==> flow/design.v (excerpt) <==
module IIR_v#(
    parameter DW = 16,FW = 15
)(
    input clk,rst_n,en,
    input signed [DW-1:0] din,
    output wire signed [DW-1:0] dout,
    input [31:0]index,
    output wire signed [DW+FW-1:0] dout_W
    );
Size in the first run: roughly 85 flip-flops, about 98 I/O pins, about 0.042 mm2 of cells after synthesis.
clock: 13.5 ns
lec_check: 0
abc_area: 1
cap_margin: 20
core_margin: 10
core_utilization: 59
cts_cluster_diameter: 186
cts_cluster_size: 94
hold_slack_margin: 0.26
place_density: 0.43
setup_slack_margin: -0.59
slew_margin: 20
tns_end_percent: 20
run.sh (not shown) runs the stock make flow with config.mk's settings and CLKGATE_MAP_FILE=.
Edit:
Settings changed: ABC_AREA 1 to unset, CORE_MARGIN 10 to 2, CORE_UTILIZATION 59 to 72, CTS_CLUSTER_DIAMETER 186 to unset, CTS_CLUSTER_SIZE 94 to 40, HOLD_SLACK_MARGIN 0.26 to unset, PLACE_DENSITY 0.43 to unset, SETUP_SLACK_MARGIN -0.59 to unset, TNS_END_PERCENT 20 to unset.
Clock period 13.5 ns to 11.3 ns, I/O delays scaled along.
What happened: This time the run did not get past 5_1_grt (GRT-0116); die area drops by 31%; area after synthesis shrinks by 5.8%; synthesized cell count decreases by 16%.
Edit:
Settings changed: CORE_UTILIZATION 72 to 48, CTS_CLUSTER_DIAMETER set to 168, CTS_CLUSTER_SIZE 40 to unset, GPL_ROUTABILITY_DRIVEN set to 0, GPL_TIMING_DRIVEN set to 0, HOLD_SLACK_MARGIN set to -0.04, MIN_ROUTING_LAYER set to met2, PLACE_DENSITY set to 0.42, SETUP_SLACK_MARGIN set to 1.19, SLEW_MARGIN 20 to 35, TNS_END_PERCENT set to 50.
With this change the flow finished with setup timing left. Area after synthesis stays the same. Synthesized cell count stays the same. Die area went up by 49%.
Edit:
Settings changed: CORE_UTILIZATION 48 to 72, CTS_CLUSTER_DIAMETER 168 to 160, CTS_CLUSTER_SIZE set to 99, GPL_ROUTABILITY_DRIVEN 0 to unset, GPL_TIMING_DRIVEN 0 to unset, HOLD_SLACK_MARGIN -0.04 to unset, MIN_ROUTING_LAYER met2 to unset, PLACE_DENSITY 0.42 to unset, SETUP_SLACK_MARGIN 1.19 to unset, SLEW_MARGIN 35 to 20, TNS_END_PERCENT 50 to unset.
Clock period 11.3 ns to 10.1 ns, I/O delays scaled along.
=> The new run never finished: it broke off in 5_1_grt; synthesized area is unchanged; die size came out lower by a quarter to a third; synthesized cell count does not change.
Edit:
Settings changed: CTS_CLUSTER_DIAMETER 160 to unset, CTS_CLUSTER_SIZE 99 to unset, PLACE_DENSITY_LB_ADDON set to 0.01, SETUP_SLACK_MARGIN set to 2.01.
Clock period 10.1 ns to 6.95 ns, I/O delays scaled along.
This time the run failed in 4_1_cts on DPL-0033.
Area after synthesis stays the same.
Die size is unchanged.
Synthesized cell count does not change.
Edit:
Settings changed: PLACE_DENSITY_LB_ADDON 0.01 to unset, SETUP_SLACK_MARGIN 2.01 to -0.39.
Clock period 6.95 ns to 4.84 ns, I/O delays scaled along.
The changed run did not get past 5_1_grt, error GRT-0116.
Die area does not change.
Synthesized cell count stays the same.
Area after synthesis is unchanged.


job 1128:
IIR_v again, from the RTL that the note above started with.
Settings: LEC_CHECK=0, ABC_AREA=1, CAP_MARGIN=15, CORE_ASPECT_RATIO=0.5, CORE_MARGIN=2, CORE_UTILIZATION=72, CTS_CLUSTER_DIAMETER=206, CTS_CLUSTER_SIZE=51, HOLD_SLACK_MARGIN=0.29, PLACE_DENSITY_LB_ADDON=0.01, SETUP_SLACK_MARGIN=2.14, SLEW_MARGIN=15; clock period 7.29 ns.
Job 1128 never completed; the flow aborted with a tool error in 5_1_grt.
diff inputs: job 1128 => job 5357
- SETUP_SLACK_MARGIN: 2.14 -> unset
- ABC_AREA: 1 -> unset
- CAP_MARGIN: 15 -> 20
- CORE_ASPECT_RATIO: 0.5 -> unset
- CORE_UTILIZATION: 72 -> 40
- HOLD_SLACK_MARGIN: 0.29 -> unset
- CTS_CLUSTER_SIZE: 51 -> unset
- CTS_CLUSTER_DIAMETER: 206 -> unset
- PLACE_DENSITY_LB_ADDON: 0.01 -> unset
- SLEW_MARGIN: 15 -> 20
- the clock period (ns, I/O delays scaled along): 7.29 -> 13.5
==> comparison <==
Job 5357 completed; timing, DRC and antenna clean. Measured against each other, job 1128 and job 5357 differ in post-synth area from yosys stat, the lower figure coming from job 5357. Cell count in the Yosys report: job 5357 vs job 1128 down about 16%. Job 5357 against job 1128: number of instances resized during post-cts repair went down, die height went up. [compare] base=job 1128 new=job 5357: number of buffers added by the clock tree synthesis step held steady, overall die area climbed about 70%, post-CTS setup-driven buffer insertion count decreased 58.
What job 345 does differently from job 5357 at the input level:
- SETUP_SLACK_MARGIN now -0.59, previously not set
- TNS_END_PERCENT now 20, previously not set
- ABC_AREA now 1, previously not set
- CTS_CLUSTER_SIZE now 94, previously not set
- CORE_MARGIN now 10, was 2
- CORE_UTILIZATION now 59, was 40
- PLACE_DENSITY now 0.43, previously not set
- CTS_CLUSTER_DIAMETER now 318, previously not set
==> results <==
Job 5357 → job 345: number of placement rows went down by 18, placed instance count now smaller. Job 345 vs job 5357, area share of and/or/nand/nor cells after synthesis went up by 3.7 points. Of job 345 and job 5357, it is job 345 that has the higher worst hold slack. For clock skew, job 5357 and job 345 come out practically identical. Compared with job 5357, number of cells produced by synthesis in job 345 increased by more than 10%.
The following lists how job 3822 was set up differently from job 345:
- a deleted TNS_END_PERCENT that had been 20
- a change of CORE_MARGIN from 10 to 2
- a deleted CTS_CLUSTER_SIZE that had been 94
- a deleted SETUP_SLACK_MARGIN that had been -0.59
- a deleted CTS_CLUSTER_DIAMETER that had been 318
- a deleted PLACE_DENSITY that had been 0.43
- a change of CORE_UTILIZATION from 59 to 40
- a deleted ABC_AREA that had been 1
- a change of the clock period (ns, I/O delays scaled along) from 13.5 to 13.4
## What came out
Compared with job 345, in job 3822 gate count of the mapped netlist decreased by 16% relative to the old numbers, sequential portion of the cell area decreased by 0.26 points relative to the old numbers.
On post-synthesis adder-cell area fraction: job 3822 sits above job 345.
Going from job 345 to job 3822, wire length of the first global-routing pass decreased by 17,000 um relative to the old numbers, post-synth tally of flip-flops with integrated enable held steady.
#### Input delta (job 3175 over job 3822)
- CORE_UTILIZATION: 40 -> 25
- the clock period (ns, I/O delays scaled along): 13.4 -> 17.4
[summary]
Against job 3822, length of routed met2 wiring in job 3175 fell by a little under 10%.
From job 3822 to job 3175, number of sequential cells in the layout did not move at all.
Compared with job 3822, job 3175 shows a core outline area that is 60% higher.
The combined global-route utilization of all metal layers of job 3175 falls short of that of job 3822 by 9.4 points.
Inputs modified between job 3175 and job 8038:
- an added PLACE_DENSITY_LB_ADDON of 0.0
- an added TNS_END_PERCENT of 5
- a change of CORE_UTILIZATION from 25 to 66
- a change of the clock period (ns, I/O delays scaled along) from 17.4 to 7.43
Job 8038 -> stages 100% | layout checks FAIL | negative setup slack. Sort job 3175 and job 8038 by area added between synthesis and finish desc -> top: job 8038. In the reports for job 3175 and job 8038, the smaller design area belongs to job 3175. Going from job 3175 to job 8038, routed wire length went up by 15,000 um, stage delay of the slowest cell on the critical path went down by 0.06 ns, count of buffers not belonging to the clock network in the layout went up by about 550%, met2 track utilization from global routing went up by 43 points. Note that the length in cells of the worst reg-to-reg path recorded for job 8038 amounts to 1.13 times the value seen in job 3175. Compared with job 3175, job 8038 shows post-route non-filler standard cell count that has gone down by a few percent. Of job 3175 and job 8038, the run reporting the higher final design utilization was job 8038.


IIR_v again, from the RTL that the note above started with.
clock: 13.5 ns
lec_check: 0
abc_area: 1
cap_margin: 20
core_margin: 2
core_utilization: 37
cts_cluster_diameter: 346
cts_cluster_size: 100
hold_slack_margin: -0.03
slew_margin: 20
tns_end_percent: 15
Edit:
--- a/flow/config.mk
+++ b/flow/config.mk
@@ -8 +8 @@
-export ABC_AREA = 1
+export ABC_AREA = 0
@@ -14,0 +15 @@
+export PLACE_DENSITY = 0.92
The new run produced a layout that fails on negative setup slack.
Via count climbs by 7.9%.
Die size fell by 5.8%.
Fmax goes down by 9.9%.
Clock skew rises by 0.011 ns.
Edit:
--- a/flow/config.mk
+++ b/flow/config.mk
@@ -8 +8 @@
-export ABC_AREA = 0
+export ABC_AREA = 1
@@ -9,0 +10 @@
+export CORE_ASPECT_RATIO = 0.5
@@ -11 +12 @@
-export CORE_UTILIZATION = 37
+export CORE_UTILIZATION = 67
@@ -15 +15,0 @@
-export PLACE_DENSITY = 0.92
After rerunning: The new run finished with timing, DRC and antenna clean. Wire length falls by 11%. Final area shrinks by 7.6%. First-iteration DRC count fell by 20%. Worst setup slack improves by 1.2 ns. Global-route usage is higher by 18 points.
Edit:
==> flow/config.mk (replaced) <==
export PLATFORM = sky130hd
export DESIGN_NAME = IIR_v
export DESIGN_NICKNAME = IIR_v
export VERILOG_FILES = /design/flow/design.v
export SDC_FILE = /design/flow/constraint.sdc
export NUM_CORES = 4
export LEC_CHECK = 0
export CAP_MARGIN = 20
export CORE_MARGIN = 2
export CORE_UTILIZATION = 34
export SLEW_MARGIN = 20
==> flow/constraint.sdc (replaced) <==
create_clock -name core_clock -period 13.4 [get_ports {clk}]
set_input_delay 2.6800 -clock core_clock [delete_from_list [all_inputs] [get_ports {clk}]]
set_output_delay 2.6800 -clock core_clock [all_outputs]
set_load 0.01 [all_outputs]
The new run went through all stages and came out clean.
Sequential cell count is unchanged.
Cell count goes up by 9.2%.
Routed wire length decreases by 12%.
Die size grows by 84%.
Via count came out lower by 12%.
Clock skew decreases by 0.0086 ns.
Edit:
--- a/flow/config.mk
+++ b/flow/config.mk
@@ -10 +10 @@
-export CORE_UTILIZATION = 34
+export CORE_UTILIZATION = 66
==> flow/constraint.sdc (replaced) <==
create_clock -name core_clock -period 10.1 [get_ports {clk}]
set_input_delay 2.0200 -clock core_clock [delete_from_list [all_inputs] [get_ports {clk}]]
set_output_delay 2.0200 -clock core_clock [all_outputs]
set_load 0.01 [all_outputs]
=> Now the flow completed, yet does not pass: negative setup slack. Hold slack improves by 0.16 ns. Count of clock-buffer cells in the layout does not change. Routed wire length rises by 30%. First-iteration DRC count rises by 120%. Design area rises by 5.8%. Setup slack degrades by 2.9 ns.
Edit:
--- a/flow/config.mk
+++ b/flow/config.mk
@@ -10 +10,2 @@
-export CORE_UTILIZATION = 66
+export CORE_UTILIZATION = 65
+export MAX_ROUTING_LAYER = met4
@@ -11,0 +13 @@
+export TNS_END_PERCENT = 5
==> flow/constraint.sdc (replaced) <==
create_clock -name core_clock -period 12.6 [get_ports {clk}]
set_input_delay 2.5200 -clock core_clock [delete_from_list [all_inputs] [get_ports {clk}]]
set_output_delay 2.5200 -clock core_clock [all_outputs]
set_load 0.01 [all_outputs]
Result:
- The changed run produced a layout that fails on negative setup slack
- global-route usage went down by 4.3 points
- critical path depth increases by 3
- routed wire length fell by 22%
- worst hold slack is worse by 0.13 ns
- die area grows by 1.5%
